`flow/config.mk`:
```
export PLATFORM = sky130hd
export DESIGN_NAME = dlf_core
export DESIGN_NICKNAME = dlf_core
export VERILOG_FILES = /design/flow/design.v
export SDC_FILE = /design/flow/constraint.sdc
export NUM_CORES = 4
export LEC_CHECK = 0
export CAP_MARGIN = 20
export CORE_MARGIN = 8
export CORE_UTILIZATION = 72
export SETUP_SLACK_MARGIN = -1.57
export SLEW_MARGIN = 20
```
`flow/run.sh`:
```
#!/bin/bash
# the make line also repeats each setting of config.mk as NAME=value (left out here)
make -C /OpenROAD-flow-scripts/flow DESIGN_CONFIG=/design/flow/config.mk WORK_HOME=/design/flow/orfs CLKGATE_MAP_FILE= finish
```
`flow/constraint.sdc`:
```
create_clock -name core_clock -period 25.0 [get_ports {clk}]
set_input_delay 5.0000 -clock core_clock [delete_from_list [all_inputs] [get_ports {clk}]]
set_output_delay 5.0000 -clock core_clock [all_outputs]
set_load 0.01 [all_outputs]
```
`flow/design.v`:
```
module decimator
               (
                clk,
                enable,
                rstn,
                filter_in,
                filter_out,
                ce_out
                );
  input   clk; 
  input   enable; 
  input   rstn; 
  input   [5:0] filter_in;  
  output  [20:0] filter_out;  
  output  ce_out; 
  reg  [3:0] cur_count;  
  wire phase_1;  
  reg  ce_out_reg;  
  reg  signed [5:0] input_register;  
  wire signed [5:0] section_in1;  
  wire signed [20:0] section_cast1;  
  wire signed [20:0] sum1;  
  reg  signed [20:0] section_out1;  
  wire signed [20:0] add_cast;  
  wire signed [20:0] add_cast_1;  
  wire signed [21:0] add_temp;  
  wire signed [20:0] section_in2;  
  wire signed [20:0] sum2;  
  reg  signed [20:0] section_out2;  
  wire signed [20:0] add_cast_2;  
  wire signed [20:0] add_cast_3;  
  wire signed [21:0] add_temp_1;  
  wire signed [20:0] section_in3;  
  wire signed [20:0] sum3;  
  reg  signed [20:0] section_out3;  
  wire signed [20:0] add_cast_4;  
  wire signed [20:0] add_cast_5;  
  wire signed [21:0] add_temp_2;  
  wire signed [20:0] section_in4;  
  wire signed [20:0] diff1;  
  wire signed [20:0] section_out4;  
  wire signed [20:0] sub_cast;  
  wire signed [20:0] sub_cast_1;  
  wire signed [21:0] sub_temp;  
  reg  signed [20:0] int_delay_pipe [0:1] ;  
  wire signed [20:0] section_in5;  
  wire signed [20:0] diff2;  
  wire signed [20:0] section_out5;  
  wire signed [20:0] sub_cast_2;  
  wire signed [20:0] sub_cast_3;  
  wire signed [21:0] sub_temp_1;  
  reg  signed [20:0] int_delay_pipe_1 [0:1] ;  
  wire signed [20:0] section_in6;  
  wire signed [20:0] diff3;  
  wire signed [20:0] section_out6;  
  wire signed [20:0] sub_cast_4;  
  wire signed [20:0] sub_cast_5;  
  wire signed [21:0] sub_temp_2;  
  reg  signed [20:0] int_delay_pipe_2 [0:1] ;  
  reg  signed [20:0] output_register;  
  always @ (posedge clk or negedge rstn)
    begin: ce_output
      if (rstn == 1'b0) begin
        cur_count <= 4'b0000;
      end
      else begin
        if (enable == 1'b1) begin
          if (cur_count == 4'b1111) begin
            cur_count <= 4'b0000;
          end
          else begin
            cur_count <= cur_count + 1'b1;
          end
        end
      end
    end  
  assign  phase_1 = (cur_count == 4'b0001 && enable == 1'b1)? 1'b1 : 1'b0;
  always @ (posedge clk or negedge rstn)
    begin: ce_output_register
      if (rstn == 1'b0) begin
        ce_out_reg <= 1'b0;
      end
      else begin
          ce_out_reg <= phase_1;
      end
    end  
  always @ (posedge clk or negedge rstn)
    begin: input_reg_process
      if (rstn == 1'b0) begin
        input_register <= 0;
      end
      else begin
        if (enable == 1'b1) begin
          input_register <= filter_in;
        end
      end
    end  
  assign section_in1 = input_register;
  assign section_cast1 = $signed({{15{section_in1[5]}}, section_in1});
  assign add_cast = section_cast1;
  assign add_cast_1 = section_out1;
  assign add_temp = add_cast + add_cast_1;
  assign sum1 = add_temp[20:0];
  always @ (posedge clk or negedge rstn)
    begin: integrator_delay_section1
      if (rstn == 1'b0) begin
        section_out1 <= 0;
      end
      else begin
        if (enable == 1'b1) begin
          section_out1 <= sum1;
        end
      end
    end  
  assign section_in2 = section_out1;
  assign add_cast_2 = section_in2;
  assign add_cast_3 = section_out2;
  assign add_temp_1 = add_cast_2 + add_cast_3;
  assign sum2 = add_temp_1[20:0];
  always @ (posedge clk or negedge rstn)
    begin: integrator_delay_section2
      if (rstn == 1'b0) begin
        section_out2 <= 0;
      end
      else begin
        if (enable == 1'b1) begin
          section_out2 <= sum2;
        end
      end
    end  
  assign section_in3 = section_out2;
  assign add_cast_4 = section_in3;
  assign add_cast_5 = section_out3;
  assign add_temp_2 = add_cast_4 + add_cast_5;
  assign sum3 = add_temp_2[20:0];
  always @ (posedge clk or negedge rstn)
    begin: integrator_delay_section3
      if (rstn == 1'b0) begin
        section_out3 <= 0;
      end
      else begin
        if (enable == 1'b1) begin
          section_out3 <= sum3;
        end
      end
    end  
  assign section_in4 = section_out3;
  assign sub_cast = section_in4;
  assign sub_cast_1 = diff1;
  assign sub_temp = sub_cast - sub_cast_1;
  assign section_out4 = sub_temp[20:0];
  always @ (posedge clk or negedge rstn)
    begin: comb_delay_section4
      if (rstn == 1'b0) begin
        int_delay_pipe[0] <= 21'b000000000000000000000;
        int_delay_pipe[1] <= 21'b000000000000000000000;
      end
      else begin
        if (phase_1 == 1'b1) begin
          int_delay_pipe[1] <= int_delay_pipe[0];
          int_delay_pipe[0] <= section_in4;
        end
      end
    end  
  assign diff1 = int_delay_pipe[1];
  assign section_in5 = section_out4;
  assign sub_cast_2 = section_in5;
  assign sub_cast_3 = diff2;
  assign sub_temp_1 = sub_cast_2 - sub_cast_3;
  assign section_out5 = sub_temp_1[20:0];
  always @ (posedge clk or negedge rstn)
    begin: comb_delay_section5
      if (rstn == 1'b0) begin
        int_delay_pipe_1[0] <= 21'b000000000000000000000;
        int_delay_pipe_1[1] <= 21'b000000000000000000000;
      end
      else begin
        if (phase_1 == 1'b1) begin
          int_delay_pipe_1[1] <= int_delay_pipe_1[0];
          int_delay_pipe_1[0] <= section_in5;
        end
      end
    end  
  assign diff2 = int_delay_pipe_1[1];
  assign section_in6 = section_out5;
  assign sub_cast_4 = section_in6;
  assign sub_cast_5 = diff3;
  assign sub_temp_2 = sub_cast_4 - sub_cast_5;
  assign section_out6 = sub_temp_2[20:0];
  always @ (posedge clk or negedge rstn)
    begin: comb_delay_section6
      if (rstn == 1'b0) begin
        int_delay_pipe_2[0] <= 21'b000000000000000000000;
        int_delay_pipe_2[1] <= 21'b000000000000000000000;
      end
      else begin
        if (phase_1 == 1'b1) begin
          int_delay_pipe_2[1] <= int_delay_pipe_2[0];
          int_delay_pipe_2[0] <= section_in6;
        end
      end
    end  
  assign diff3 = int_delay_pipe_2[1];
  always @ (posedge clk or negedge rstn)
    begin: output_reg_process
      if (rstn == 1'b0) begin
        output_register <= 0;
      end
      else begin
        if (phase_1 == 1'b1) begin
          output_register <= section_out6;
        end
      end
    end  
  assign ce_out = ce_out_reg;
  assign filter_out = output_register;
endmodule   
`timescale 1 ns / 1 ns
module loop_filter
          (
           clk,
           rstn,
           enable,
           filter_in,
           ceout,
           filter_out,
           a2,a3,b1,b2
          );
  input   clk;
  input   rstn;
  input   enable;
  input   signed [15:0] filter_in;   
  output  ceout;
  output  signed [15:0] filter_out;   
  input signed [17:0] a2,a3,b1,b2;
  wire enb_1_16_0;
  wire signed [33:0] b_1_out1;   
  wire signed [33:0] b_2_out1;   
  wire signed [15:0] CastCAS_out1;   
  wire signed [33:0] a_2_out1;   
  wire signed [33:0] a_3_out1;   
  wire signed [15:0] CastStates3_out1;   
  reg signed [15:0] BodyDelay3_out1;   
  wire signed [36:0] BodyLSum2_sub_cast;   
  wire signed [37:0] BodyLSum2_sub_cast_1;   
  wire signed [36:0] BodyLSum2_sub_cast_2;   
  wire signed [37:0] BodyLSum2_sub_cast_3;   
  wire signed [37:0] BodyLSum2_sub_temp;   
  wire signed [36:0] BodyLSum2_out1;   
  wire signed [37:0] BodyRSum2_sub_cast;   
  wire signed [36:0] BodyRSum2_sub_cast_1;   
  wire signed [37:0] BodyRSum2_sub_cast_2;   
  wire signed [37:0] BodyRSum2_sub_temp;   
  wire signed [36:0] BodyRSum2_out1;   
  wire signed [15:0] CastStates2_out1;   
  reg signed [15:0] BodyDelay2_out1;   
  wire signed [36:0] HeadSum1_add_cast;   
  wire signed [37:0] HeadSum1_add_cast_1;   
  wire signed [36:0] HeadSum1_add_cast_2;   
  wire signed [37:0] HeadSum1_add_cast_3;   
  wire signed [37:0] HeadSum1_add_temp;   
  wire signed [36:0] HeadSum1_out1;   
  assign b_1_out1 = b1 * filter_in;
  assign b_2_out1 = b2 * filter_in;
  assign enb_1_16_0 = enable;
  assign a_2_out1 = a2 * CastCAS_out1;
  assign a_3_out1 = a3 * CastCAS_out1;
  assign CastStates3_out1 = {{3{a_3_out1[33]}}, a_3_out1[33:21]};
  always @(posedge clk or negedge rstn)
    begin : BodyDelay3_process
      if (rstn == 1'b0) begin
        BodyDelay3_out1 <= 16'sb0000000000000000;
      end
      else begin
        if (enb_1_16_0) begin
          BodyDelay3_out1 <= CastStates3_out1;
        end
      end
    end
  assign BodyLSum2_sub_cast = {{2{b_2_out1[33]}}, {b_2_out1, 1'b0}};
  assign BodyLSum2_sub_cast_1 = BodyLSum2_sub_cast;
  assign BodyLSum2_sub_cast_2 = {BodyDelay3_out1, 21'b000000000000000000000};
  assign BodyLSum2_sub_cast_3 = BodyLSum2_sub_cast_2;
  assign BodyLSum2_sub_temp = BodyLSum2_sub_cast_1 - BodyLSum2_sub_cast_3;
  assign BodyLSum2_out1 = ((BodyLSum2_sub_temp[37] == 1'b0) && (BodyLSum2_sub_temp[36] != 1'b0) ? 37'sh0FFFFFFFFF :
              ((BodyLSum2_sub_temp[37] == 1'b1) && (BodyLSum2_sub_temp[36] != 1'b1) ? 37'sh1000000000 :
              $signed(BodyLSum2_sub_temp[36:0])));
  assign BodyRSum2_sub_cast = BodyLSum2_out1;
  assign BodyRSum2_sub_cast_1 = a_2_out1;
  assign BodyRSum2_sub_cast_2 = BodyRSum2_sub_cast_1;
  assign BodyRSum2_sub_temp = BodyRSum2_sub_cast - BodyRSum2_sub_cast_2;
  assign BodyRSum2_out1 = ((BodyRSum2_sub_temp[37] == 1'b0) && (BodyRSum2_sub_temp[36] != 1'b0) ? 37'sh0FFFFFFFFF :
              ((BodyRSum2_sub_temp[37] == 1'b1) && (BodyRSum2_sub_temp[36] != 1'b1) ? 37'sh1000000000 :
              $signed(BodyRSum2_sub_temp[36:0])));
  assign CastStates2_out1 = ((BodyRSum2_out1[36] == 1'b0) && (BodyRSum2_out1[35:21] == 15'b111111111111111) ? 16'sb0111111111111111 :
              $signed(BodyRSum2_out1[36:21]));
  always @(posedge clk or negedge rstn)
    begin : BodyDelay2_process
      if (rstn == 1'b0) begin
        BodyDelay2_out1 <= 16'sb0000000000000000;
      end
      else begin
        if (enb_1_16_0) begin
          BodyDelay2_out1 <= CastStates2_out1;
        end
      end
    end
  assign HeadSum1_add_cast = {{2{b_1_out1[33]}}, {b_1_out1, 1'b0}};
  assign HeadSum1_add_cast_1 = HeadSum1_add_cast;
  assign HeadSum1_add_cast_2 = {BodyDelay2_out1, 21'b000000000000000000000};
  assign HeadSum1_add_cast_3 = HeadSum1_add_cast_2;
  assign HeadSum1_add_temp = HeadSum1_add_cast_1 + HeadSum1_add_cast_3;
  assign HeadSum1_out1 = ((HeadSum1_add_temp[37] == 1'b0) && (HeadSum1_add_temp[36] != 1'b0) ? 37'sh0FFFFFFFFF :
              ((HeadSum1_add_temp[37] == 1'b1) && (HeadSum1_add_temp[36] != 1'b1) ? 37'sh1000000000 :
              $signed(HeadSum1_add_temp[36:0])));
  assign CastCAS_out1 = ((HeadSum1_out1[36] == 1'b0) && (HeadSum1_out1[35:31] != 5'b00000) ? 16'sb0111111111111111 :
              ((HeadSum1_out1[36] == 1'b1) && (HeadSum1_out1[35:31] != 5'b11111) ? 16'sb1000000000000000 :
              $signed(HeadSum1_out1[31:16])));
  assign filter_out = CastCAS_out1;
  assign ceout = enable;
endmodule   
module dlf_core (
   input             clk,
   input             rstn,
   input             dlf_en,
   input  [4:0]      tdc_dout,
   input  [17:0]     dlf_a2,
   input  [17:0]     dlf_a3,
   input  [17:0]     dlf_b1,
   input  [17:0]     dlf_b2,
   input  [14:0]     dlf_sdm_nc_in,
   output [15:0]     dlf_out,
   output            dlf_valid
   );
   wire signed [5:0]  dec_in;
   wire signed [20:0] dec_out;
   wire signed [15:0] dec_out_slc;
   wire signed [15:0] dlf_sdm_nc_in_ext;
   wire signed [15:0] dlf_in;
   wire signed [15:0] lf_out;
   wire               dec_ce;
   reg  [15:0]        dlf_out_r;
   reg                dlf_valid_r;
   assign dec_in = tdc_dout - 6'sd16;
   assign dlf_sdm_nc_in_ext = {1'b0,dlf_sdm_nc_in};
   assign dec_out_slc = dec_out[20:5];
   assign dlf_in = dec_out_slc - dlf_sdm_nc_in_ext;
   decimator decimator_1(
			 .clk(clk),
			 .enable(dlf_en),
			 .rstn(rstn),
			 .filter_in(dec_in),
			 .filter_out(dec_out),
			 .ce_out(dec_ce)
			 );
   loop_filter loop_filter_1(
			     .clk(clk),
			     .rstn(rstn),
			     .enable(dec_ce),
			     .filter_in(dlf_in),
			     .ceout(),
			     .filter_out(lf_out),
			     .a2(dlf_a2),
			     .a3(dlf_a3),
			     .b1(dlf_b1),
			     .b2(dlf_b2)
			     );
   always @(posedge clk or negedge rstn) begin
      if (rstn == 1'b0) begin
	 dlf_out_r <= 16'd0;
	 dlf_valid_r <= 1'b0;
      end
      else begin
	 dlf_valid_r <= dec_ce;
	 if (dec_ce)
	   dlf_out_r <= lf_out;
      end
   end
   assign dlf_out = dlf_out_r;
   assign dlf_valid = dlf_valid_r;
endmodule
```
==> results of run 1 <==
## per-stage QoR
stage,instances,hold slack [ns],TNS (ns),util (%)
after floorplan,6756,0.352,0,-
after global placement,7826,0.454,0,74.8
after detailed placement,7826,0.457,0,74.8
after CTS,7878,0.476,0,75.9
after global routing,7878,0.499,-0.430,75.9
final,7880,0.469,0,75.9
## layout make-up
| type | instances | share of cell area, % |
|---|---|---|
| Antenna cell | 2 | 0.00779 |
| Clock buffer | 42 | 1.27 |
| Clock inverter | 10 | 0.204 |
| Inverter | 1479 | 8.65 |
| Multi-Input combinational cell | 4768 | 75.0 |
| Sequential cell | 261 | 10.2 |
| Tap cell | 1144 | 2.23 |
| Timing Repair Buffer | 174 | 2.52 |
## per-layer routing
| layer | vias to the layer above | global-route usage [%] | routed length (microns) |
|---|---|---|---|
| met5 | - | 0 | 12 |
| li1 | 20400 | - | - |
| met2 | 1521 | 54.9 | 71200 |
| met4 | 2 | 10.4 | 5060 |
| met3 | 332 | 3.88 | 9190 |
| met1 | 23000 | 41.3 | 57600 |
==> job_summary.md, run 1 <==
## Synthesis and layout report

| Metric | Value |
|---|---|
| Cts hold-fix bufs | `0` |
| Area contributors post-synth | `fa_1 (40%), dfrtp_1 (11%), ha_1 (11%), inv_1 (9.1%), nand2_1 (6.0%)` |
| Post-DRT Antenna Nets | `0` |
| DPL Wire Length | `115,000 microns` |
| Worst-Margin Slew | `1.12 ns` |
| Top-count cell post-synth | `inv_1` |
| Crit Path Category | `in2reg` |
| Post-CTS setup buffers | `0` |
| RePlAce Congestion | `0.980` |
| CTS Root Cell | `clkbuf_16` |
| Vias in the first global route | `49,300` |
| Synth Register Bits | `261` |
| CP required | `25.51 ns` |
| Post-synth EDFFs | `0` |
| CP Capture Type | `flip-flop` |
| Worst path depth | `70` |
| Post-route cell area | `0.0643 sq mm` |
| WP buf/inv | `10` |
| Max Slew Vio Count | `0` |
| FMAX | `41.9 MHz` |
| Setup slack after layout | `1.14 ns` |
| Area Growth Syn to Fin | `5.08%` |
| Routed len/inst | `18.2 microns` |
| Share of synthesized registers carrying an async set or reset | `100%` |
| Worst slack, placed | `0.799 ns` |
| Area leader, netlist | `fa_1` |
| Post-Synth XOR/XNOR Area | `2.99%` |
| I/O Pins | `112` |
| CP max stage delay | `0.90 ns` |
| Adder Share, Synth | `50.8%` |
| Clock latency on the worst-skew pair | `0.60 ns` |
| FF+latch area | `0.00653 sq mm` |
| List of most frequent post-synthesis cells | `inv_1 (1,477), fa_1 (1,228), nand2_1 (972)` |
| Vias | `45,300` |
| Yosys stat area | `0.0611 sq mm` |
| Top cell area share | `40.2%` |
| CP startpoint | `dlf_sdm_nc_in[0]` |
| Die span in y | `307 microns` |
| FP Util | `72.3%` |
| R2R setup slack | `5.53 ns` |
| R2r endpoint | `loop_filter_1.BodyDelay2_out1[3]$_DFFE_PN0P_` |
| Drt total wl | `143,000 microns` |
| Aoi share | `7.93%` |
| Critical path startpoint category | `primary input` |
| WHS Endpoint | `decimator_1.int_delay_pipe[1][20]$_DFFE_PN0P_` |
| Log Warnings | `46` |
| Status | `timing/DRC/antenna clean` |
| Fin crit share | `95.4%` |
| Syn Inst Count | `6,756` |
| CTS tree | `built` |
| Max-cap check violation count | `0` |
| Comb area leader | `adder cells` |
| Slowest CP cell | `fa_1` |
| Final global-route overflow total | `0` |
| # rows | `107` |
| Starting DRT DRC Count | `3,232` |
| Clk slew on worst S/H paths | `0.06 ns` |
| Layout fillers | `6,275` |
| # setup viols final | `0` |
| Crit path top cell by count | `fa_1` |
| First-pass GRT wire length | `243,000 microns` |
| Hold Vio Cnt, Final | `0` |
| Hold Path Cell Cnt | `2` |
| Yosys cell types | `100` |
| Commonest flop | `dfrtp_1` |
| Synthesized area per cell | `9.05 sq um` |
| Simple-Gate Fraction of Synth Area | `15.6%` |
| Overall Global Routing Usage | `31.6%` |
| Floorplan Nets | `8,597` |
| Worst Path Max Fanout | `28` |
| Min Tclk post-route | `23.86 ns` |
| Port Buffers | `111` |
| DRC | `0` |
| Synth Cell Area | `0.0611 sq mm` |
| Final nets | `8,554` |
| Pre-antenna DRT Iters | `6` |
| Seq share, synth | `10.7%` |
| Reg-to-reg startpoint | `decimator_1.output_register[5]$_DFFE_PN0P_` |
| Register-to-Register Path Depth | `70` |
| # H-tree levels | `1` |
| DIE WIDTH | `307 microns` |
| Worst EP arrival | `24.37 ns` |
| Worst-case clock buffer depth | `3` |
| Ys Warns | `6` |
| HP Start | `decimator_1.int_delay_pipe[0][20]$_DFFE_PN0P_` |
| Core area | `0.0846 sq mm` |
| Initial antenna violation count | `4` |
| Skew final | `0.0241 ns` |
| DP Area | `0.0633 sq mm` |
| Slew margin rel. | `25.4%` |
| Largest net degree at the start of global routing | `155` |
| Logic area | `0.0482 sq mm` |
| DR vias/cell | `5.75` |
| CP top delay family | `adder cells` |
| CP Capture Point | `loop_filter_1.BodyDelay2_out1[3]$_DFFE_PN0P_` |
| Die ar. | `0.0945 sq mm` |
| Cells in synth_stat.txt | `6,756` |
| CTS buffer count | `29` |
| Hold WC Path Type | `reg2reg` |
| Mux share | `1.38%` |
| CTS sink cnt | `261` |
| Post-cts sizing count | `0` |
==> run 2, diff against run 1 <==
- ABC_AREA: unset -> 1
- CELL_PAD_IN_SITES_GLOBAL_PLACEMENT: unset -> 1
- CORE_ASPECT_RATIO: unset -> 0.62
- CORE_MARGIN: 8 -> 2
- CORE_UTILIZATION: 72 -> 53
- CTS_CLUSTER_DIAMETER: unset -> 345
- MAX_ROUTING_LAYER: unset -> met5
- PLACE_DENSITY: unset -> 0.69
- SETUP_SLACK_MARGIN: -1.57 -> unset
- SLEW_MARGIN: 20 -> 40
- TNS_END_PERCENT: unset -> 55
- clock period: 25.0 -> 30.5 ns (I/O delays scaled with it)
==> job_summary.md, run 2 <==
## Synthesis and layout report

| Metric | Value |
|---|---|
| Worst path depth | `86` |
| Final nets | `9,227` |
| Slowest CP cell | `fa_1` |
| Synthesized area per cell | `8.19 sq um` |
| Vias | `47,100` |
| CTS buffer count | `29` |
| WHS Endpoint | `decimator_1.int_delay_pipe[1][0]$_DFFE_PN0P_` |
| CP Capture Type | `flip-flop` |
| Crit Path Category | `in2reg` |
| WP buf/inv | `16` |
| CTS Root Cell | `clkbuf_16` |
| Aoi share | `6.87%` |
| Vias in the first global route | `48,700` |
| Crit path top cell by count | `nand2_1` |
| DPL Wire Length | `148,000 microns` |
| Yosys stat area | `0.0607 sq mm` |
| Overall Global Routing Usage | `31.1%` |
| Skew final | `0.0384 ns` |
| CP Capture Point | `loop_filter_1.BodyDelay2_out1[1]$_DFFE_PN0P_` |
| CTS tree | `built` |
| Ys Warns | `6` |
| Cts hold-fix bufs | `0` |
| Starting DRT DRC Count | `3,654` |
| Synth Register Bits | `261` |
| FMAX | `42.0 MHz` |
| Worst-case clock buffer depth | `3` |
| Top-count cell post-synth | `inv_1` |
| CP max stage delay | `0.90 ns` |
| I/O Pins | `112` |
| Slew margin rel. | `41.0%` |
| Floorplan Nets | `9,246` |
| Clk slew on worst S/H paths | `0.06 ns` |
| RePlAce Congestion | `0.936` |
| Commonest flop | `dfrtp_1` |
| Area Growth Syn to Fin | `6.11%` |
| Post-CTS setup buffers | `0` |
| Area leader, netlist | `fa_1` |
| Min Tclk post-route | `23.80 ns` |
| CP startpoint | `dlf_sdm_nc_in[0]` |
| List of most frequent post-synthesis cells | `inv_1 (1,809), nand2_1 (1,482), fa_1 (1,228)` |
| Top cell area share | `40.5%` |
| Synth Cell Area | `0.0607 sq mm` |
| Worst slack, placed | `6.31 ns` |
| Mux share | `0%` |
| Hold Vio Cnt, Final | `0` |
| Worst EP arrival | `24.35 ns` |
| Logic area | `0.0464 sq mm` |
| Port Buffers | `111` |
| Final Util | `56.9%` |
| # H-tree levels | `1` |
| Register-to-Register Path Depth | `86` |
| First-pass GRT wire length | `281,000 microns` |
| RSZ-0062 raised after global routing | `no` |
| Log Warnings | `39` |
| Routed len/inst | `19.6 microns` |
| Final global-route overflow total | `0` |
| R2r endpoint | `loop_filter_1.BodyDelay2_out1[1]$_DFFE_PN0P_` |
| FP Util | `53.6%` |
| Diode count | `0` |
| Die ar. | `0.117 sq mm` |
| Comb area leader | `adder cells` |
| FF+latch area | `0.00653 sq mm` |
| R2R setup slack | `12.26 ns` |
| Post-synth EDFFs | `0` |
| Post-Synth XOR/XNOR Area | `3.00%` |
| Max-cap check violation count | `0` |
| Simple-Gate Fraction of Synth Area | `15.4%` |
| Status | `timing/DRC/antenna clean` |
| DIE WIDTH | `434 microns` |
| Cells in synth_stat.txt | `7,405` |
| CP top delay family | `adder cells` |
| Hold Path Cell Cnt | `2` |
| Pre-antenna DRT Iters | `6` |
| DRC | `0` |
| Layout fillers | `10,800` |
| Hold WC Path Type | `reg2reg` |
| DR vias/cell | `5.27` |
| Worst Path Max Fanout | `28` |
| Die span in y | `270 microns` |
| # rows | `97` |
| Syn Inst Count | `7,405` |
| Critical path startpoint category | `primary input` |
| HP Start | `decimator_1.int_delay_pipe[0][0]$_DFFE_PN0P_` |
| Reg-to-reg startpoint | `decimator_1.output_register[5]$_DFFE_PN0P_` |
| Adder Share, Synth | `51.2%` |
| Final TNS setup | `0 ns` |
| Fin crit share | `78.0%` |
| Max Slew Vio Count | `0` |
| Core area | `0.113 sq mm` |
| Initial antenna violation count | `4` |
| Seq share, synth | `10.8%` |
| Share of synthesized registers carrying an async set or reset | `100%` |
| Area contributors post-synth | `fa_1 (41%), inv_1 (11%), dfrtp_1 (11%), ha_1 (11%), nand2_1 (9.2%)` |
| Largest net degree at the start of global routing | `115` |
| Drt total wl | `175,000 microns` |
| Post-DRT Antenna Nets | `0` |
| CTS sink cnt | `261` |
| Setup slack after layout | `6.70 ns` |
| CP required | `31.04 ns` |
| Clock latency on the worst-skew pair | `0.63 ns` |
| Post-cts sizing count | `0` |
| # setup viols final | `0` |
| Worst-Margin Slew | `0.884 ns` |
| Yosys cell types | `51` |
[run 2: cell type report]
cell class              instances  share of cell area (%)
multi-input cells            5089                    72.1
inverters                    1831                    10.7
flip-flops and latches        261                    10.1
well taps                    1534                    2.98
repair buffers                174                    2.51
clock buffers                  42                    1.33
clock inverters                11                   0.247
[run 2: routing by layer]
metal,vias to the layer above,track usage (%),routed length [microns]
li1,21900,-,-
met1,23300,49.0,83600
met2,1693,43.5,70400
met3,189,7.70,17900
met4,4,5.04,3230
met5,-,0,31
[run 2: per-stage QoR]
| stage | std cells | area, sq um | hold WS [ns] |
|---|---|---|---|
| 2_1_floorplan | 7405 | 60700 | 0.398 |
| 3_3_place_gp | 8888 | 63300 | 0.448 |
| 3_5_place_dp | 8889 | 63400 | 0.460 |
| 4_1_cts | 8942 | 64400 | 0.471 |
| 5_1_grt | 8942 | 64400 | 0.496 |
| 6_report | 8942 | 64400 | 0.468 |
==> run 3, diff against run 2 <==
- ABC_AREA: 1 -> 0
- CELL_PAD_IN_SITES_DETAIL_PLACEMENT: unset -> 2
- CELL_PAD_IN_SITES_GLOBAL_PLACEMENT: 1 -> 2
- CORE_ASPECT_RATIO: 0.62 -> 1.46
- CORE_UTILIZATION: 53 -> 40
- CTS_CLUSTER_DIAMETER: 345 -> 143
- GPL_ROUTABILITY_DRIVEN: unset -> 0
- MAX_ROUTING_LAYER: met5 -> met4
- MIN_ROUTING_LAYER: unset -> met1
- PLACE_DENSITY: 0.69 -> unset
- PLACE_DENSITY_LB_ADDON: unset -> 0.09
- SETUP_SLACK_MARGIN: unset -> 3.87
- TNS_END_PERCENT: 55 -> 25
- clock period: 30.5 -> 15.5 ns (I/O delays scaled with it)
==> job_summary.md, run 3 <==
## Synthesis and layout report

| Metric | Value |
|---|---|
| Hold Path Cell Cnt | `2` |
| Seq share, synth | `10.7%` |
| Vias in the first global route | `61,600` |
| CP required | `15.99 ns` |
| CP Capture Point | `loop_filter_1.BodyDelay2_out1[5]$_DFFE_PN0P_` |
| WP buf/inv | `22` |
| Yosys cell types | `100` |
| DRC | `0` |
| Worst EP arrival | `20.24 ns` |
| Slew margin rel. | `38.3%` |
| Cells in synth_stat.txt | `6,756` |
| Die ar. | `0.156 sq mm` |
| Crit path top cell by count | `fa_1` |
| Reg-to-reg startpoint | `decimator_1.output_register[5]$_DFFE_PN0P_` |
| Area leader, netlist | `fa_1` |
| # setup viols final | `29` |
| Post-synth EDFFs | `0` |
| Max-cap check violation count | `0` |
| Crit Path Category | `in2reg` |
| Slowest CP cell | `fa_1` |
| Area Growth Syn to Fin | `20.3%` |
| Post-Layout Cell Count | `9,569` |
| Vias | `50,300` |
| Largest net degree at the start of global routing | `101` |
| FP Util | `40.2%` |
| Final nets | `9,372` |
| Share of synthesized registers carrying an async set or reset | `100%` |
| Critical path startpoint category | `primary input` |
| Overall Global Routing Usage | `30.1%` |
| Log Warnings | `41` |
| Register-to-Register Path Depth | `82` |
| DPL Wire Length | `179,000 microns` |
| Commonest flop | `dfrtp_1` |
| Post-route cell area | `0.0736 sq mm` |
| # H-tree levels | `1` |
| CP top delay family | `adder cells` |
| CTS sink cnt | `261` |
| Comb area leader | `adder cells` |
| Pre-antenna DRT Iters | `5` |
| Max Slew Vio Count | `0` |
| Skew final | `0.0348 ns` |
| Worst-Margin Slew | `0.922 ns` |
| R2r endpoint | `loop_filter_1.BodyDelay2_out1[5]$_DFFE_PN0P_` |
| Drt total wl | `230,000 microns` |
| Final global-route overflow total | `0` |
| Syn Inst Count | `6,756` |
| Starting DRT DRC Count | `1,792` |
| Worst-case clock buffer depth | `3` |
| Area contributors post-synth | `fa_1 (40%), dfrtp_1 (11%), ha_1 (11%), inv_1 (9.1%), nand2_1 (6.0%)` |
| Core area | `0.152 sq mm` |
| WHS Endpoint | `decimator_1.int_delay_pipe[1][0]$_DFFE_PN0P_` |
| DP Area | `0.0704 sq mm` |
| R2R setup slack | `-2.16 ns` |
| CTS tree | `built` |
| Status | `finished with violations` |
| Yosys stat area | `0.0611 sq mm` |
| DR vias/cell | `5.26` |
| Worst Path Max Fanout | `8` |
| Post-Synth XOR/XNOR Area | `2.99%` |
| Clk slew on worst S/H paths | `0.06 ns` |
| Routed len/inst | `24.0 microns` |
| Simple-Gate Fraction of Synth Area | `15.6%` |
| RSZ-0062 raised after global routing | `yes` |
| Adder Share, Synth | `50.8%` |
| Worst path depth | `82` |
| CTS buffer count | `30` |
| Synth Cell Area | `0.0611 sq mm` |
| # rows | `173` |
| I/O Pins | `112` |
| HP Start | `decimator_1.int_delay_pipe[0][0]$_DFFE_PN0P_` |
| Min Tclk post-route | `19.75 ns` |
| Mux share | `1.38%` |
| Aoi share | `7.93%` |
| CTS Root Cell | `clkbuf_16` |
| Cts hold-fix bufs | `0` |
| Port Buffers | `111` |
| Ys Warns | `6` |
| CP startpoint | `dlf_sdm_nc_in[0]` |
| Clock latency on the worst-skew pair | `0.63 ns` |
| Top-count cell post-synth | `inv_1` |
| Initial antenna violation count | `4` |
| CP Capture Type | `flip-flop` |
| DIE WIDTH | `328 microns` |
| Die span in y | `476 microns` |
| FMAX | `50.6 MHz` |
| Floorplan Nets | `8,597` |
| Hold Vio Cnt, Final | `0` |
| Synth Register Bits | `261` |
| Fin crit share | `127%` |
| Hold WC Path Type | `reg2reg` |
| Dpl cells | `9,419` |
| Top cell area share | `40.2%` |
| Setup slack after layout | `-4.25 ns` |
| Synthesized area per cell | `9.05 sq um` |
| Layout check faults | `negative setup slack` |
| First-pass GRT wire length | `354,000 microns` |
| Post-DRT Antenna Nets | `0` |
| CP max stage delay | `0.58 ns` |
| List of most frequent post-synthesis cells | `inv_1 (1,477), fa_1 (1,228), nand2_1 (972)` |
| Final TNS setup | `-114.79 ns` |
-- run 3: area by class of cell --
| type | count | area (sq um) |
|---|---|---|
| Multi-Input combinational cell | 4769 | 49500 |
| Clock buffer | 44 | 863 |
| Sequential cell | 261 | 6530 |
| Tap cell | 2012 | 2520 |
| Clock inverter | 12 | 193 |
| Fill cell | 16300 | 78400 |
| Inverter | 1479 | 5560 |
| Timing Repair Buffer | 990 | 8430 |
| Antenna cell | 2 | 5.00 |
-- run 3: timing repair --
| item | in CTS | in global routing |
|---|---|---|
| buffers inserted | 56 | 29 |
| pin swaps | 168 | 106 |
| setup endpoints to repair | 45 | 45 |
| gates resized | 217 | 116 |
| gates cloned | 6 | 1 |
-- run 3: per-layer routing --
| metal | wire, microns | global-route usage [%] | vias up |
|---|---|---|---|
| met5 | 0 | - | - |
| met4 | 12800 | 12.2 | 0 |
| met3 | 6410 | 2.13 | 644 |
| met2 | 127000 | 57.4 | 1120 |
| met1 | 83700 | 31.8 | 26500 |
| li1 | - | - | 22000 |
-- run 3: metrics by stage --
stage	util, %	setup slack (ns)	hold WS (ns)
after global placement	46.4	-4.65	0.448
after floorplan	-	-2.94	0.352
final	48.4	-4.25	0.475
after detailed placement	46.3	-5.49	0.462
after global routing	48.4	-4.69	0.499
after CTS	48.0	-3.78	0.471
==> run 4, diff against run 3 <==
- ABC_AREA: 0 -> 1
- CAP_MARGIN: 20 -> 40
- CELL_PAD_IN_SITES_DETAIL_PLACEMENT: 2 -> unset
- CELL_PAD_IN_SITES_GLOBAL_PLACEMENT: 2 -> unset
- CORE_ASPECT_RATIO: 1.46 -> unset
- CORE_UTILIZATION: 40 -> 45
- CTS_CLUSTER_DIAMETER: 143 -> 81
- CTS_CLUSTER_SIZE: unset -> 58
- GPL_TIMING_DRIVEN: unset -> 0
- MIN_ROUTING_LAYER: met1 -> unset
- PLACE_DENSITY_LB_ADDON: 0.09 -> 0.26
- SETUP_SLACK_MARGIN: 3.87 -> unset
- SLEW_MARGIN: 40 -> 10
- clock period: 15.5 -> 22.9 ns (I/O delays scaled with it)
==> job_summary.md, run 4 <==
## Synthesis and layout report

| Metric | Value |
|---|---|
| Status | `timing/DRC/antenna clean` |
| DRC | `0` |
| Fin crit share | `95.7%` |
| Setup slack after layout | `0.980 ns` |
| Critical path startpoint category | `primary input` |
| Skew final | `0.0375 ns` |
| WP buf/inv | `17` |
| R2r endpoint | `loop_filter_1.BodyDelay2_out1[6]$_DFFE_PN0P_` |
| Worst EP arrival | `22.37 ns` |
| Core area | `0.134 sq mm` |
| Floorplan Nets | `9,246` |
| # rows | `134` |
| Starting DRT DRC Count | `3,395` |
| List of most frequent post-synthesis cells | `inv_1 (1,809), nand2_1 (1,482), fa_1 (1,228)` |
| Clock latency on the worst-skew pair | `0.58 ns` |
| Yosys stat area | `0.0607 sq mm` |
| Final Util | `48.6%` |
| Register-to-Register Path Depth | `80` |
| Post-route cell area | `0.0650 sq mm` |
| Crit Path Category | `in2reg` |
| Synthesized area per cell | `8.19 sq um` |
| Adder Share, Synth | `51.2%` |
| Post-DRT Antenna Nets | `0` |
| WHS Endpoint | `dlf_valid_r$_DFF_PN0_` |
| Ys Warns | `6` |
| HP Start | `decimator_1.ce_out_reg$_DFF_PN0_` |
| Log Warnings | `35` |
| Top-count cell post-synth | `inv_1` |
| FMAX | `45.6 MHz` |
| First-pass GRT wire length | `278,000 microns` |
| Synth Cell Area | `0.0607 sq mm` |
| CP max stage delay | `0.69 ns` |
| Initial antenna violation count | `2` |
| Min Tclk post-route | `21.92 ns` |
| Max Slew Vio Count | `0` |
| Worst hold slack | `0.449 ns` |
| CP required | `23.35 ns` |
| Post-Synth XOR/XNOR Area | `3.00%` |
| DR vias/cell | `5.21` |
| Worst-case clock buffer depth | `3` |
| Cells in synth_stat.txt | `7,405` |
| Comb area leader | `adder cells` |
| CP Capture Type | `flip-flop` |
| Worst-Margin Slew | `0.900 ns` |
| Vias | `48,500` |
| Simple-Gate Fraction of Synth Area | `15.4%` |
| Area leader, netlist | `fa_1` |
| Commonest flop | `dfrtp_1` |
| Hold WC Path Type | `reg2reg` |
| FF+latch area | `0.00653 sq mm` |
| Worst path depth | `82` |
| I/O Pins | `112` |
| Share of synthesized registers carrying an async set or reset | `100%` |
| Area Growth Syn to Fin | `7.05%` |
| Worst slack, placed | `-1.24 ns` |
| Crit path top cell by count | `nand2_1` |
| Vias in the first global route | `50,400` |
| Pre-antenna DRT Iters | `6` |
| Mux share | `0%` |
| CTS sink cnt | `261` |
| Layout fillers | `13,000` |
| DIE WIDTH | `371 microns` |
| CTS Root Cell | `clkbuf_16` |
| CP startpoint | `dlf_sdm_nc_in[2]` |
| Die span in y | `371 microns` |
| Largest net degree at the start of global routing | `97` |
| CP top delay family | `adder cells` |
| Drt total wl | `174,000 microns` |
| Worst Path Max Fanout | `10` |
| R2R setup slack | `5.04 ns` |
| Hold Path Cell Cnt | `0` |
| Aoi share | `6.87%` |
| Reg-to-reg startpoint | `decimator_1.output_register[7]$_DFFE_PN0P_` |
| Max-cap check violation count | `0` |
| Seq share, synth | `10.8%` |
| Area contributors post-synth | `fa_1 (41%), inv_1 (11%), dfrtp_1 (11%), ha_1 (11%), nand2_1 (9.2%)` |
| # H-tree levels | `1` |
| # setup viols final | `0` |
| DPL Wire Length | `148,000 microns` |
| Top cell area share | `40.5%` |
| CP Capture Point | `loop_filter_1.BodyDelay2_out1[6]$_DFFE_PN0P_` |
| Slowest CP cell | `clkbuf_1` |
| CTS tree | `built` |
| Post-synth EDFFs | `0` |
| Routed len/inst | `18.6 microns` |
| CTS buffer count | `19` |
| Yosys cell types | `51` |
| Synth Register Bits | `261` |
| Final TNS setup | `0 ns` |
| Hold Vio Cnt, Final | `0` |
| Clk slew on worst S/H paths | `0.09 ns` |
| Slew margin rel. | `40.0%` |
| Die ar. | `0.138 sq mm` |
| Logic area | `0.0465 sq mm` |
| Port Buffers | `86` |
| Final nets | `9,382` |
| Overall Global Routing Usage | `26.7%` |
| Final global-route overflow total | `0` |
| FP Util | `45.4%` |
| Syn Inst Count | `7,405` |
| DP Area | `0.0640 sq mm` |
[run 4: per-stage QoR]
stage	instances
2_1_floorplan	7405
3_3_place_gp	9259
3_5_place_dp	9275
4_1_cts	9309
5_1_grt	9324
6_report	9325
[run 4: layer usage]
layer	vias to the layer above	track usage (%)	part of all wire [%]
li1	22200	-	-
met1	24300	34.8	42
met2	1661	42.8	47
met3	347	4.00	7.3
met4	0	8.77	4.1
met5	-	-	0
[run 4: what timing repair did]
item,in CTS,in global routing
pin swaps,0,2
resized,8,59
setup endpoints to repair,16,29
hold buffers,0,0
setup buffers,0,11
[run 4: final cells by class]
class | instances | share of cell area, %
multi-input cells | 5089 | 71.5
inverters | 1831 | 10.6
flip-flops and latches | 261 | 10.1
well taps | 1768 | 3.41
repair buffers | 116 | 1.93
plain buffers | 223 | 1.37
clock buffers | 19 | 0.732
clock inverters | 15 | 0.349
diodes | 3 | 0.0116
==> run 5, diff against run 4 <==
- ABC_AREA: 1 -> unset
- CAP_MARGIN: 40 -> 20
- CORE_UTILIZATION: 45 -> 72
- CTS_CLUSTER_DIAMETER: 81 -> unset
- CTS_CLUSTER_SIZE: 58 -> unset
- GPL_ROUTABILITY_DRIVEN: 0 -> unset
- GPL_TIMING_DRIVEN: 0 -> unset
- MAX_ROUTING_LAYER: met4 -> unset
- PLACE_DENSITY: unset -> 0.38
- PLACE_DENSITY_LB_ADDON: 0.26 -> unset
- SLEW_MARGIN: 10 -> 20
- TNS_END_PERCENT: 25 -> 15
- clock period: 22.9 -> 21.5 ns (I/O delays scaled with it)
==> job_summary.md, run 5 <==
## Synthesis and layout report

| Metric | Value |
|---|---|
| Status | `timing/DRC/antenna clean` |
| CTS Root Cell | `clkbuf_16` |
| Ys Warns | `6` |
| Final Util | `79.2%` |
| CP max stage delay | `0.59 ns` |
| Crit path top cell by count | `fa_1` |
| CP top delay family | `adder cells` |
| CTS sink cnt | `261` |
| Clk slew on worst S/H paths | `0.06 ns` |
| Worst path depth | `77` |
| Post-Layout Cell Count | `8,097` |
| Floorplan Nets | `8,597` |
| Cts hold-fix bufs | `0` |
| Top-count cell post-synth | `inv_1` |
| Area leader, netlist | `fa_1` |
| DIE WIDTH | `295 microns` |
| Wire length on met1 | `57,800 microns` |
| WHS Endpoint | `decimator_1.int_delay_pipe_1[1][20]$_DFFE_PN0P_` |
| Slew margin rel. | `28.8%` |
| Seq share, synth | `10.7%` |
| # setup viols final | `0` |
| RePlAce Congestion | `0.949` |
| Synthesized area per cell | `9.05 sq um` |
| Critical path startpoint category | `primary input` |
| Commonest flop | `dfrtp_1` |
| Cells in synth_stat.txt | `6,756` |
| Vias in the first global route | `50,200` |
| Worst Path Max Fanout | `9` |
| Post-Synth XOR/XNOR Area | `2.99%` |
| Area contributors post-synth | `fa_1 (40%), dfrtp_1 (11%), ha_1 (11%), inv_1 (9.1%), nand2_1 (6.0%)` |
| Crit Path Category | `in2reg` |
| Hold WC Path Type | `reg2reg` |
| # rows | `106` |
| DPL Wire Length | `121,000 microns` |
| CTS tree | `built` |
| Post-route cell area | `0.0664 sq mm` |
| Largest net degree at the start of global routing | `136` |
| HP Start | `decimator_1.int_delay_pipe_1[0][20]$_DFFE_PN0P_` |
| Comb area leader | `adder cells` |
| Met3 Wirelength | `10,100 microns` |
| Dpl cells | `8,032` |
| Slowest CP cell | `fa_1` |
| Pre-antenna DRT Iters | `7` |
| First-pass GRT wire length | `250,000 microns` |
| Hold Path Cell Cnt | `2` |
| Port Buffers | `111` |
| Synth Cell Area | `0.0611 sq mm` |
| Skew final | `0.0441 ns` |
| FP Util | `72.9%` |
| Hold Vio Cnt, Final | `0` |
| Yosys stat area | `0.0611 sq mm` |
| Area Growth Syn to Fin | `8.54%` |
| CP Capture Point | `loop_filter_1.BodyDelay2_out1[14]$_DFFE_PN0P_` |
| Yosys cell types | `100` |
| Mux share | `1.38%` |
| CP required | `21.98 ns` |
| Top cell area share | `40.2%` |
| FMAX | `48.0 MHz` |
| Overall Global Routing Usage | `36.0%` |
| Register-to-Register Path Depth | `77` |
| Die ar. | `0.0873 sq mm` |
| Reg-to-reg startpoint | `decimator_1.output_register[5]$_DFFE_PN0P_` |
| Worst-Margin Slew | `1.07 ns` |
| Starting DRT DRC Count | `2,744` |
| # H-tree levels | `1` |
| Log Warnings | `41` |
| Post-DRT Antenna Nets | `0` |
| Adder Share, Synth | `50.8%` |
| Routed len/inst | `18.4 microns` |
| DR vias/cell | `5.73` |
| Drt total wl | `149,000 microns` |
| DP Area | `0.0650 sq mm` |
| Final TNS setup | `0 ns` |
| Clock latency on the worst-skew pair | `0.61 ns` |
| List of most frequent post-synthesis cells | `inv_1 (1,477), fa_1 (1,228), nand2_1 (972)` |
| Die span in y | `295 microns` |
| WP buf/inv | `12` |
| Initial antenna violation count | `4` |
| R2R setup slack | `4.37 ns` |
| Aoi share | `7.93%` |
| Min Tclk post-route | `20.84 ns` |
| I/O Pins | `112` |
| Vias | `46,400` |
| CP startpoint | `dlf_sdm_nc_in[0]` |
| CP Capture Type | `flip-flop` |
| Synth Register Bits | `261` |
| Share of synthesized registers carrying an async set or reset | `100%` |
| Highest metal used | `met5` |
| Worst EP arrival | `21.32 ns` |
| Post-synth EDFFs | `0` |
| CTS buffer count | `27` |
| Final global-route overflow total | `0` |
| WL met2 | `74,700 microns` |
| Max-cap check violation count | `0` |
| Max Slew Vio Count | `0` |
| Final nets | `8,781` |
| Core area | `0.0838 sq mm` |
| R2r endpoint | `loop_filter_1.BodyDelay2_out1[14]$_DFFE_PN0P_` |
| Simple-Gate Fraction of Synth Area | `15.6%` |
| Syn Inst Count | `6,756` |
| Fin crit share | `96.9%` |
| DRC | `0` |
| Worst-case clock buffer depth | `3` |
-- run 5: per-layer routing --
| metal | up-vias | global-route usage (%) |
|---|---|---|
| li1 | 20900 | - |
| met1 | 23500 | 46.9 |
| met2 | 1594 | 62.5 |
| met3 | 418 | 4.04 |
| met4 | 6 | 13.5 |
| met5 | - | 0 |
-- run 5: cell type report --
cell class	count	area, sq um
clock inverter	13	150
fill	5856	17500
antenna	2	5.00
clock buffer	37	773
tap	1134	1420
inverter	1479	5560
timing repair buffer	401	3530
sequential	261	6530
multi-input combinational	4770	48400
-- run 5: metrics by stage --
step	setup WS, ns	hold slack (ns)
2_1_floorplan	0.773	0.352
3_3_place_gp	-0.256	0.450
3_5_place_dp	-0.598	0.457
4_1_cts	0.0245	0.472
5_1_grt	-0.119	0.489
6_report	0.661	0.469
-- run 5: what timing repair did --
item                                    4_1_cts  5_1_grt
endpoints found under the setup margin        3       29
pin swaps                                     0       21
setup buffers                                 0        9
gates resized                                 1       69
gates cloned                                  0        3
==> run 6, diff against run 5 <==
- ABC_AREA: unset -> 1
- CTS_CLUSTER_SIZE: unset -> 14
- GPL_ROUTABILITY_DRIVEN: unset -> 0
- PLACE_DENSITY: 0.38 -> unset
- PLACE_DENSITY_LB_ADDON: unset -> 0.02
- SETUP_SLACK_MARGIN: unset -> 1.33
- TNS_END_PERCENT: 15 -> unset
- clock period: 21.5 -> 9.85 ns (I/O delays scaled with it)
==> job_summary.md, run 6 <==
### Metrics collected by this job

| Metric | Value |
|---|---|
| Status | `did not finish` |
| Exit stage | `5_1_grt` |
| Error message | `[ERROR DRT-9419] Inst _09035_ not found in insts_set_` |
| Top cell area share | `40.5%` |
| Comb area leader | `adder cells` |
| Worst-case clock buffer depth | `3` |
| CTS Root Cell | `clkbuf_16` |
| Yosys cell types | `51` |
| Die span in y | `294 microns` |
| Commonest flop | `dfrtp_1` |
| Synth Register Bits | `261` |
| CTS buffer count | `29` |
| Port Buffers | `111` |
| DIE WIDTH | `294 microns` |
| Dpl cells | `9,195` |
| Floorplan Nets | `9,246` |
| Ys Warns | `6` |
| # rows | `106` |
| Syn Inst Count | `7,405` |
| Mux share | `0%` |
| I/O Pins | `112` |
| Cells in synth_stat.txt | `7,405` |
| Aoi share | `6.87%` |
| Synthesized area per cell | `8.19 sq um` |
| Simple-Gate Fraction of Synth Area | `15.4%` |
| Top-count cell post-synth | `inv_1` |
| Share of synthesized registers carrying an async set or reset | `100%` |
| Seq share, synth | `10.8%` |
| Core area | `0.0836 sq mm` |
| FP Util | `72.6%` |
| Adder Share, Synth | `51.2%` |
| List of most frequent post-synthesis cells | `inv_1 (1,809), nand2_1 (1,482), fa_1 (1,228)` |
| CTS sink cnt | `261` |
| Post-Synth XOR/XNOR Area | `3.00%` |
| # H-tree levels | `1` |
| Post-synth EDFFs | `0` |
| Area leader, netlist | `fa_1` |
| Yosys stat area | `0.0607 sq mm` |
| Die ar. | `0.0866 sq mm` |
| Synth Cell Area | `0.0607 sq mm` |
| Worst slack, placed | `-7.66 ns` |
| Area contributors post-synth | `fa_1 (41%), inv_1 (11%), dfrtp_1 (11%), ha_1 (11%), nand2_1 (9.2%)` |
| DPL Wire Length | `142,000 microns` |
-- run 6: stage by stage --
step / utilization, % / cell area [sq um]
floorplan: - / 61200
global placement: 82.8 / 69200
detailed placement: 82.8 / 69200
CTS: 86.9 / 72600
-- run 6: what timing repair did --
item | 4_1_cts
resized | 419
pin swaps | 164
cloned | 7
setup buffers | 107
endpoints found under the setup margin | 45
hold buffers | 0
==> run 7, diff against run 6 <==
- ABC_AREA: 1 -> unset
- CORE_UTILIZATION: 72 -> 71
- CTS_CLUSTER_SIZE: 14 -> unset
- GPL_ROUTABILITY_DRIVEN: 0 -> unset
- PLACE_DENSITY_LB_ADDON: 0.02 -> unset
- SETUP_SLACK_MARGIN: 1.33 -> unset
- clock period: 9.85 -> 19.9 ns (I/O delays scaled with it)
==> job_summary.md, run 7 <==
## Synthesis and layout report

| Metric | Value |
|---|---|
| DIE WIDTH | `297 microns` |
| Worst Path Max Fanout | `7` |
| Cts hold-fix bufs | `0` |
| Floorplan Nets | `8,597` |
| Max-cap check violation count | `0` |
| Final Util | `82.0%` |
| List of most frequent post-synthesis cells | `inv_1 (1,477), fa_1 (1,228), nand2_1 (972)` |
| Synth Cell Area | `0.0611 sq mm` |
| Register-to-Register Path Depth | `76` |
| Reg-to-reg startpoint | `decimator_1.output_register[5]$_DFFE_PN0P_` |
| Ys Warns | `6` |
| I/O Pins | `112` |
| Status | `finished with violations` |
| CP required | `20.36 ns` |
| Final nets | `9,100` |
| Dpl cells | `8,304` |
| Yosys stat area | `0.0611 sq mm` |
| CP Capture Type | `flip-flop` |
| Min Tclk post-route | `20.30 ns` |
| RSZ-0062 raised after global routing | `yes` |
| Area leader, netlist | `fa_1` |
| Area Growth Syn to Fin | `14.4%` |
| Yosys cell types | `100` |
| FMAX | `49.3 MHz` |
| Worst EP arrival | `20.76 ns` |
| Port Buffers | `111` |
| Post-synth EDFFs | `0` |
| CTS buffer count | `29` |
| Post-Layout Cell Count | `8,429` |
| Hold Vio Cnt, Final | `0` |
| Commonest flop | `dfrtp_1` |
| Simple-Gate Fraction of Synth Area | `15.6%` |
| Comb area leader | `adder cells` |
| Log Warnings | `39` |
| RePlAce Congestion | `0.935` |
| R2r endpoint | `loop_filter_1.BodyDelay2_out1[14]$_DFFE_PN0P_` |
| Post-Synth XOR/XNOR Area | `2.99%` |
| Seq share, synth | `10.7%` |
| Vias in the first global route | `51,800` |
| Area contributors post-synth | `fa_1 (40%), dfrtp_1 (11%), ha_1 (11%), inv_1 (9.1%), nand2_1 (6.0%)` |
| Pre-antenna DRT Iters | `5` |
| Slew margin rel. | `9.71%` |
| DPL Wire Length | `123,000 microns` |
| CP top delay family | `adder cells` |
| CTS sink cnt | `261` |
| Initial antenna violation count | `3` |
| Skew final | `0.0488 ns` |
| Overall Global Routing Usage | `35.8%` |
| HP Start | `decimator_1.int_delay_pipe_1[0][17]$_DFFE_PN0P_` |
| # setup viols final | `23` |
| Adder Share, Synth | `50.8%` |
| DR vias/cell | `5.66` |
| Post-DRT Antenna Nets | `0` |
| Worst path depth | `74` |
| # H-tree levels | `1` |
| Syn Inst Count | `6,756` |
| First-pass GRT wire length | `257,000 microns` |
| Share of synthesized registers carrying an async set or reset | `100%` |
| CP Capture Point | `loop_filter_1.BodyDelay2_out1[14]$_DFFE_PN0P_` |
| CP max stage delay | `0.58 ns` |
| Routed len/inst | `18.3 microns` |
| R2R setup slack | `2.58 ns` |
| # rows | `107` |
| Hold Path Cell Cnt | `2` |
| Largest net degree at the start of global routing | `92` |
| Mux share | `1.38%` |
| Core area | `0.0853 sq mm` |
| Die span in y | `297 microns` |
| Clock latency on the worst-skew pair | `0.61 ns` |
| FP Util | `71.7%` |
| Worst-case clock buffer depth | `3` |
| Crit path top cell by count | `fa_1` |
| Synthesized area per cell | `9.05 sq um` |
| Slowest CP cell | `fa_1` |
| Drt total wl | `154,000 microns` |
| Top cell area share | `40.2%` |
| Cells in synth_stat.txt | `6,756` |
| Synth Register Bits | `261` |
| CP startpoint | `dlf_sdm_nc_in[4]` |
| Top-count cell post-synth | `inv_1` |
| Layout check faults | `negative setup slack` |
| Fin crit share | `102%` |
| Vias | `47,700` |
| DRC | `0` |
| Hold WC Path Type | `reg2reg` |
| CTS Root Cell | `clkbuf_16` |
| Starting DRT DRC Count | `3,316` |
| Final global-route overflow total | `0` |
| CTS tree | `built` |
| WHS Endpoint | `decimator_1.int_delay_pipe_1[1][17]$_DFFE_PN0P_` |
| WP buf/inv | `16` |
| Die ar. | `0.0885 sq mm` |
| Setup slack after layout | `-0.398 ns` |
| Worst-Margin Slew | `1.34 ns` |
| Max Slew Vio Count | `0` |
| Clk slew on worst S/H paths | `0.07 ns` |
| Crit Path Category | `in2reg` |
| Aoi share | `7.93%` |
| Critical path startpoint category | `primary input` |
run 7: area by class of cell:
class / count / area (sq um)
Timing Repair Buffer: 719 / 6110
Antenna cell: 3 / 7.51
Clock inverter: 17 / 181
Multi-Input combinational cell: 4769 / 49300
Tap cell: 1144 / 1430
Sequential cell: 261 / 6530
Inverter: 1479 / 5560
Clock buffer: 37 / 806
Fill cell: 5510 / 15400
run 7: repair_timing:
action,4_1_cts,5_1_grt
setup endpoints to repair,29,29
gates resized,157,160
gates cloned,2,1
pin swaps,100,165
buffers inserted,39,26
run 7: per-layer routing:
| layer | share of wire [%] | wire, microns | global-route usage (%) | vias up |
|---|---|---|---|---|
| li1 | - | - | - | 21500 |
| met1 | 39 | 59400 | 46.7 | 24100 |
| met2 | 50 | 77900 | 62.6 | 1698 |
| met3 | 6.6 | 10200 | 3.95 | 414 |
| met4 | 4.4 | 6720 | 12.3 | 0 |
| met5 | 0 | 0 | 0 | - |
run 7: stage by stage:
step / setup WS (ns) / hold slack (ns) / area, sq um / setup TNS, ns
3_3_place_gp: -1.55 / 0.448 / 67100 / -38.96
3_5_place_dp: -2.01 / 0.460 / 67100 / -50.22
5_1_grt: -0.902 / 0.495 / 69900 / -19.51
2_1_floorplan: -0.0372 / 0.352 / 61200 / -0.0716
6_report: -0.398 / 0.458 / 69900 / -6.43
4_1_cts: 0.00653 / 0.450 / 69100 / 0
==> run 8, diff against run 7 <==
- ABC_AREA: unset -> 1
- CELL_PAD_IN_SITES_GLOBAL_PLACEMENT: unset -> 2
- CORE_ASPECT_RATIO: unset -> 1.46
- CORE_UTILIZATION: 71 -> 44
- CTS_CLUSTER_DIAMETER: unset -> 56
- CTS_CLUSTER_SIZE: unset -> 14
- GPL_ROUTABILITY_DRIVEN: unset -> 0
- MAX_ROUTING_LAYER: unset -> met4
- MIN_ROUTING_LAYER: unset -> met1
- PLACE_DENSITY_LB_ADDON: unset -> 0.09
- SETUP_SLACK_MARGIN: unset -> -1.47
- SLEW_MARGIN: 20 -> 10
- clock period: 19.9 -> 15.5 ns (I/O delays scaled with it)
==> job_summary.md, run 8 <==
## Synthesis and layout report

| Metric | Value |
|---|---|
| Status | `finished with violations` |
| Layout check faults | `negative setup slack` |
| Log Warnings | `43` |
| Drt total wl | `189,000 microns` |
| CTS buffer count | `27` |
| Post-Synth XOR/XNOR Area | `3.00%` |
| HP Start | `decimator_1.int_delay_pipe[0][0]$_DFFE_PN0P_` |
| Comb area leader | `adder cells` |
| Post-synth EDFFs | `0` |
| Worst-case clock buffer depth | `3` |
| Area leader, netlist | `fa_1` |
| Die span in y | `453 microns` |
| Clock latency on the worst-skew pair | `0.60 ns` |
| Initial antenna violation count | `4` |
| Starting DRT DRC Count | `2,518` |
| Hold WC Path Type | `reg2reg` |
| Crit Path Category | `in2reg` |
| # setup viols final | `29` |
| Syn Inst Count | `7,405` |
| Floorplan Nets | `9,246` |
| Synth Register Bits | `261` |
| CTS sink cnt | `261` |
| Slowest CP cell | `fa_2` |
| Vias in the first global route | `54,400` |
| Worst hold slack | `0.470 ns` |
| Worst path depth | `83` |
| List of most frequent post-synthesis cells | `inv_1 (1,809), nand2_1 (1,482), fa_1 (1,228)` |
| Register-to-Register Path Depth | `83` |
| Synthesized area per cell | `8.19 sq um` |
| Max Slew Vio Count | `0` |
| Area Growth Syn to Fin | `20.0%` |
| CP Capture Point | `loop_filter_1.BodyDelay2_out1[8]$_DFFE_PN0P_` |
| CP Capture Type | `flip-flop` |
| DRC | `0` |
| CTS tree | `built` |
| CP required | `16.00 ns` |
| Ys Warns | `6` |
| Layout fillers | `13,300` |
| Yosys stat area | `0.0607 sq mm` |
| Cells in synth_stat.txt | `7,405` |
| Cts hold-fix bufs | `0` |
| # rows | `164` |
| Fin crit share | `113%` |
| Aoi share | `6.87%` |
| Adder Share, Synth | `51.2%` |
| FF+latch area | `0.00653 sq mm` |
| Final global-route overflow total | `0` |
| DR vias/cell | `4.98` |
| Routed len/inst | `18.7 microns` |
| Core area | `0.137 sq mm` |
| FMAX | `57.3 MHz` |
| Largest net degree at the start of global routing | `154` |
| Crit path top cell by count | `nand2_1` |
| CTS Root Cell | `clkbuf_16` |
| Post-DRT Antenna Nets | `0` |
| First-pass GRT wire length | `298,000 microns` |
| DIE WIDTH | `311 microns` |
| Hold Vio Cnt, Final | `0` |
| Skew final | `0.0217 ns` |
| CP max stage delay | `0.58 ns` |
| Overall Global Routing Usage | `28.1%` |
| CP startpoint | `dlf_sdm_nc_in[0]` |
| Worst Path Max Fanout | `12` |
| CP top delay family | `adder cells` |
| Clk slew on worst S/H paths | `0.06 ns` |
| WHS Endpoint | `decimator_1.int_delay_pipe[1][0]$_DFFE_PN0P_` |
| Synth Cell Area | `0.0607 sq mm` |
| Simple-Gate Fraction of Synth Area | `15.4%` |
| Yosys cell types | `51` |
| Logic area | `0.0477 sq mm` |
| I/O Pins | `112` |
| Mux share | `0%` |
| Slew margin rel. | `33.5%` |
| # H-tree levels | `1` |
| Reg-to-reg startpoint | `decimator_1.output_register[5]$_DFFE_PN0P_` |
| Seq share, synth | `10.8%` |
| Hold Path Cell Cnt | `2` |
| FP Util | `44.3%` |
| WP buf/inv | `16` |
| Min Tclk post-route | `17.46 ns` |
| Die ar. | `0.141 sq mm` |
| DPL Wire Length | `161,000 microns` |
| Final nets | `10,100` |
| Top-count cell post-synth | `inv_1` |
| Vias | `50,100` |
| Setup slack after layout | `-1.96 ns` |
| Worst-Margin Slew | `0.998 ns` |
| Port Buffers | `111` |
| R2r endpoint | `loop_filter_1.BodyDelay2_out1[8]$_DFFE_PN0P_` |
| Area contributors post-synth | `fa_1 (41%), inv_1 (11%), dfrtp_1 (11%), ha_1 (11%), nand2_1 (9.2%)` |
| RSZ-0062 raised after global routing | `yes` |
| Max-cap check violation count | `0` |
| Pre-antenna DRT Iters | `5` |
| Top cell area share | `40.5%` |
| Share of synthesized registers carrying an async set or reset | `100%` |
| Commonest flop | `dfrtp_1` |
| R2R setup slack | `0.21 ns` |
| Worst EP arrival | `17.96 ns` |
| Critical path startpoint category | `primary input` |
run 8: through the flow:
stage	std cells	setup TNS, ns	worst slack, ns	utilization, %	instance area [sq um]
2_1_floorplan	7405	-38.90	-1.47	-	60900
3_3_place_gp	9978	-94.19	-3.45	51.3	70300
3_5_place_dp	9978	-96.12	-3.54	51.3	70300
4_1_cts	10000	-64.07	-2.33	52.5	71800
5_1_grt	10100	-75.49	-2.78	53.2	72800
6_report	10100	-53.40	-1.96	53.2	72800
run 8: repair_timing:
item | CTS | global route
buffers inserted | 12 | 52
endpoints found under the setup margin | 29 | 29
gates resized | 154 | 200
cloned | 3 | 3
pin swaps | 47 | 99
run 8: cell type report:
type / instances / share of cell area (%)
clock buffers: 33 / 0.959
flip-flops and latches: 261 / 8.97
multi-input cells: 5092 / 65.5
well taps: 1826 / 3.14
repair inverters: 1 / 0.0103
repair buffers: 1009 / 11.6
clock inverters: 12 / 0.227
diodes: 3 / 0.0103
inverters: 1831 / 9.54
run 8: routing by layer:
layer	up-vias	global-route usage [%]	wire (microns)
li1	23600	-	-
met1	25200	30.7	70000
met2	1012	52.9	103000
met3	343	1.86	6180
met4	0	11.3	9130
met5	-	-	0
